Design x_corr, start of the top module:
module x_corr #(parameter xi_bits = 12,
                parameter xq_bits = 12,
                parameter yi_bits = 12,
                parameter yq_bits = 12,
                parameter i_bits = 31,
                parameter q_bits = 31,
                parameter length = 102,
                parameter length_counter_bits = 7,
                parameter out_max_bits = 62
                )
   (input clk,
    input                              rst,
    output                             s_axis_tready,
    input [xi_bits - 1:0]              xi,
    input [xq_bits - 1:0]              xq,
    input [yi_bits - 1:0]              yi,
    input [yq_bits - 1:0]              yq,
    input                              m_axis_tvalid,
    input                              m_axis_tready,
    output [out_max_bits - 1:0]        out_max,
    output [length_counter_bits - 1:0] index,
    output                             s_axis_tvalid
    );
Size: ~13000 cells after synthesis, ~690 flip-flops, ~120 I/O pins, about 120000 sq um of cells after synthesis.
clock: 7.8 ns
lec_check: 0
cap_margin: 20
cell_pad_in_sites_detail_placement: 2
cell_pad_in_sites_global_placement: 2
core_aspect_ratio: 1.24
core_margin: 5
core_utilization: 38
gpl_routability_driven: 1
hold_slack_margin: 0.06
max_routing_layer: met5
min_routing_layer: met2
slew_margin: 40
run.sh (not shown) runs the stock make flow with config.mk's settings and CLKGATE_MAP_FILE=.
The starting point finished with negative setup slack left.
Next try:
CELL_PAD_IN_SITES_DETAIL_PLACEMENT = not set   (was 2)
CELL_PAD_IN_SITES_GLOBAL_PLACEMENT = not set   (was 2)
CORE_ASPECT_RATIO = not set   (was 1.24)
CORE_MARGIN = 2   (was 5)
CORE_UTILIZATION = 40   (was 38)
GPL_ROUTABILITY_DRIVEN = not set   (was 1)
HOLD_SLACK_MARGIN = not set   (was 0.06)
MAX_ROUTING_LAYER = not set   (was met5)
MIN_ROUTING_LAYER = not set   (was met2)
SLEW_MARGIN = 20   (was 40)
clock period = 10.0 ns   (was 7.8 ns; I/O delays follow)
After rerunning:
- Now the flow completed without violations
- via count fell by 36%
- synthesized cell count is unchanged
- global-route usage is lower by 21 points
- setup slack gets better by 1.6 ns
- synthesized area is unchanged
- total power fell by 33%


Starting RTL as in the previous note.
==> flow/design.v (excerpt) <==
module x_corr #(parameter xi_bits = 12,
                parameter xq_bits = 12,
                parameter yi_bits = 12,
                parameter yq_bits = 12,
                parameter i_bits = 31,
                parameter q_bits = 31,
                parameter length = 102,
                parameter length_counter_bits = 7,
                parameter out_max_bits = 62
                )
   (input clk,
    input                              rst,
    output                             s_axis_tready,
    input [xi_bits - 1:0]              xi,
    input [xq_bits - 1:0]              xq,
    input [yi_bits - 1:0]              yi,
    input [yq_bits - 1:0]              yq,
    input                              m_axis_tvalid,
    input                              m_axis_tready,
    output [out_max_bits - 1:0]        out_max,
    output [length_counter_bits - 1:0] index,
    output                             s_axis_tvalid
    );
==> flow/config.mk <==
export PLATFORM = sky130hd
export DESIGN_NAME = x_corr
export DESIGN_NICKNAME = x_corr
export VERILOG_FILES = /design/flow/design.v
export SDC_FILE = /design/flow/constraint.sdc
export NUM_CORES = 4
export LEC_CHECK = 0
export ABC_AREA = 1
export CAP_MARGIN = 20
export CORE_MARGIN = 2
export CORE_UTILIZATION = 72
export CTS_CLUSTER_DIAMETER = 398
export CTS_CLUSTER_SIZE = 99
export SETUP_SLACK_MARGIN = 0.34
export SLEW_MARGIN = 20
==> flow/constraint.sdc <==
create_clock -name core_clock -period 2.02 [get_ports {clk}]
set_input_delay 0.4040 -clock core_clock [delete_from_list [all_inputs] [get_ports {clk}]]
set_output_delay 0.4040 -clock core_clock [all_outputs]
set_load 0.01 [all_outputs]
The baseline did not get past global routing (GRT-0116).
Next try:
--- a/flow/config.mk
+++ b/flow/config.mk
@@ -8 +7,0 @@
-export ABC_AREA = 1
@@ -11,4 +10 @@
-export CORE_UTILIZATION = 72
-export CTS_CLUSTER_DIAMETER = 398
-export CTS_CLUSTER_SIZE = 99
-export SETUP_SLACK_MARGIN = 0.34
+export CORE_UTILIZATION = 43
==> flow/constraint.sdc (replaced) <==
create_clock -name core_clock -period 6.57 [get_ports {clk}]
set_input_delay 1.3140 -clock core_clock [delete_from_list [all_inputs] [get_ports {clk}]]
set_output_delay 1.3140 -clock core_clock [all_outputs]
set_load 0.01 [all_outputs]
=> With this change the flow finished with negative setup slack left. Synthesized cell count falls by about 24%. Die area rises by 53%. Synthesized area falls by 8.3%.
Next try:
--- a/flow/config.mk
+++ b/flow/config.mk
@@ -10 +10,4 @@
-export CORE_UTILIZATION = 43
+export CORE_UTILIZATION = 72
+export CTS_CLUSTER_DIAMETER = 207
+export PLACE_DENSITY_LB_ADDON = 0.06
+export SETUP_SLACK_MARGIN = 1.96
==> flow/constraint.sdc (replaced) <==
create_clock -name core_clock -period 6.9 [get_ports {clk}]
set_input_delay 1.3800 -clock core_clock [delete_from_list [all_inputs] [get_ports {clk}]]
set_output_delay 1.3800 -clock core_clock [all_outputs]
set_load 0.01 [all_outputs]
After rerunning:
- The changed run completed and failed the layout checks on negative setup slack
- worst setup slack improves by 0.25 ns
- synthesized cell count stays the same
- worst hold slack is about the same
- global-route usage went up by 20 points
- wire length rose by 12%
- area after synthesis does not change
- clock skew went down by 0.0076 ns
- cell area falls by 1.8%
Next try:
--- a/flow/config.mk
+++ b/flow/config.mk
@@ -10,4 +10,2 @@
-export CORE_UTILIZATION = 72
-export CTS_CLUSTER_DIAMETER = 207
-export PLACE_DENSITY_LB_ADDON = 0.06
-export SETUP_SLACK_MARGIN = 1.96
+export CORE_UTILIZATION = 55
+export CTS_CLUSTER_SIZE = 100
==> flow/constraint.sdc (replaced) <==
create_clock -name core_clock -period 5.67 [get_ports {clk}]
set_input_delay 1.1340 -clock core_clock [delete_from_list [all_inputs] [get_ports {clk}]]
set_output_delay 1.1340 -clock core_clock [all_outputs]
set_load 0.01 [all_outputs]
Effect: The changed run completed, yet does not pass: negative setup slack; register-to-register slack loses 1.2 ns; clock-buffer cell count is higher by 12; first-iteration DRC count decreases by well over a third; core utilization decreases by 19 points.
Power figures rest on the tool's default switching activity, not on a simulated workload.
